Setup of run A:
// ATCONV
module  ATCONV(
	input		clk,
	input		reset,
	output 	    busy,	
	input		ready,	
	output reg	[11:0]	iaddr,
	input signed [12:0]	idata,
	output	reg 	cwr,
	output  reg	[11:0]	caddr_wr,
	output reg 	[12:0] 	cdata_wr,
	output	reg 	crd,
	output reg	[11:0] 	caddr_rd,
	input 	[12:0] 	cdata_rd,
	output reg 	csel
	);
Size in the first run: roughly 1300 cells after synthesis, ~110 flip-flops, roughly 82 I/O pins.
clock: 9.67 ns
lec_check: 0
cap_margin: 20
cell_pad_in_sites_detail_placement: 2
cell_pad_in_sites_global_placement: 1
core_aspect_ratio: 1.46
core_margin: 5
core_utilization: 32
cts_cluster_diameter: 379
gpl_timing_driven: 1
max_routing_layer: met5
place_density: 0.7
setup_slack_margin: 1.12
slew_margin: 40
run.sh (not shown) runs the stock make flow with config.mk's settings and CLKGATE_MAP_FILE=.
Changes in run B relative to run A:
- swapping 379 for 333 in CTS_CLUSTER_DIAMETER
- swapping 20 for 10 in CAP_MARGIN
- swapping 1 for 0 in GPL_TIMING_DRIVEN
- clearing MAX_ROUTING_LAYER, which used to be met5
- swapping 9.67 for 6.36 in the clock period (ns, I/O delays scaled along)
[summary]
[flow] run B | stages: complete | final checks: fail | reason: negative setup slack. On worst setup skew after layout, run A tracks run B almost exactly. Start point of the critical path = cnt[1]: run B; start point of the critical path = idata[9]: run A. Against run A, first-iteration DRC count in run B came out worse. As far as sequential cell area is concerned, run B and run A perform about the same.
Changes in run C relative to run B:
- removing CORE_ASPECT_RATIO (formerly 1.46)
- setting ABC_AREA to 1 for the first time
- removing SETUP_SLACK_MARGIN (formerly 1.12)
- changing CORE_MARGIN from 5 to 9
- changing SLEW_MARGIN from 40 to 15
- changing CTS_CLUSTER_DIAMETER from 333 to 387
- removing GPL_TIMING_DRIVEN (formerly 0)
- setting CTS_CLUSTER_SIZE to 99 for the first time
- changing CAP_MARGIN from 10 to 20
- setting TNS_END_PERCENT to 10 for the first time
- removing CELL_PAD_IN_SITES_DETAIL_PLACEMENT (formerly 2)
### Flow results
From the logs: run B reached the end of the flow and failed the layout checks with negative setup slack.
Completing all stages was not enough for run C: its layout failed the final checks because of negative setup slack.
Comparing run B and run C, the lower effective utilization at floorplan was measured on run B.
Number of buffers added on ports in run C is 6.6% above run B.
On minimum clock period: run C sits below run B.
Changes observed in run C relative to run B: post-synthesis cell count from yosys +about 17%, setup slack after layout +0.60 ns, final-layout worst hold slack +0.0043 ns.
Measured against each other, run B and run C differ in number of resized instances in the post-cts repair step, the higher figure coming from run C.
diff inputs: run C => run D
- a change of CELL_PAD_IN_SITES_GLOBAL_PLACEMENT from 1 to 0
- a deleted ABC_AREA that had been 1
- a change of CORE_MARGIN from 9 to 2
- a deleted TNS_END_PERCENT that had been 10
- a change of CTS_CLUSTER_DIAMETER from 387 to 75
- a deleted PLACE_DENSITY that had been 0.7
- a change of CORE_UTILIZATION from 32 to 72
- a deleted CTS_CLUSTER_SIZE that had been 99
- an added SETUP_SLACK_MARGIN of 1.83
==> comparison <==
Run C → run D: synthesized area held steady, post-synthesis share of cell area spent on full adders, half adders and majority gates rose by 0.23 points, instance tally after logic synthesis decreased 226.
On register area share after synthesis, run C and run D are neck and neck.
In run D, the mean instance size in the synthesized netlist came out 17% above the value in run C.
Seen in the log of run D: DPL-0038 during 5_1_grt, after which the run never completed.


Starting RTL as in the previous note.
==> flow/config.mk <==
export PLATFORM = sky130hd
export DESIGN_NAME = ATCONV
export DESIGN_NICKNAME = ATCONV
export VERILOG_FILES = /design/flow/design.v
export SDC_FILE = /design/flow/constraint.sdc
export NUM_CORES = 4
export LEC_CHECK = 0
export CAP_MARGIN = 20
export CORE_MARGIN = 2
export CORE_UTILIZATION = 72
export CTS_CLUSTER_SIZE = 60
export PLACE_DENSITY = 0.35
export SETUP_SLACK_MARGIN = 0.5
export SLEW_MARGIN = 20
==> flow/constraint.sdc <==
create_clock -name core_clock -period 7.37 [get_ports {clk}]
set_input_delay 1.4740 -clock core_clock [delete_from_list [all_inputs] [get_ports {clk}]]
set_output_delay 1.4740 -clock core_clock [all_outputs]
set_load 0.01 [all_outputs]
The baseline finished but fails on setup timing.
Edit:
Settings changed: CORE_UTILIZATION 72 to 64, CTS_CLUSTER_SIZE 60 to not set, PLACE_DENSITY 0.35 to 0.43, SETUP_SLACK_MARGIN 0.5 to not set.
Clock period 7.37 ns to 7.21 ns, I/O delays scaled along.
What happened: With this change the flow went through all stages and came out clean. Core utilization came out lower by 11 points. Clock skew goes down by 6.2 ps. Critical path depth came out higher by 1. Routed wire length goes down by about 34%. Non-clock buffer count rises by 8. Hold slack is about the same.
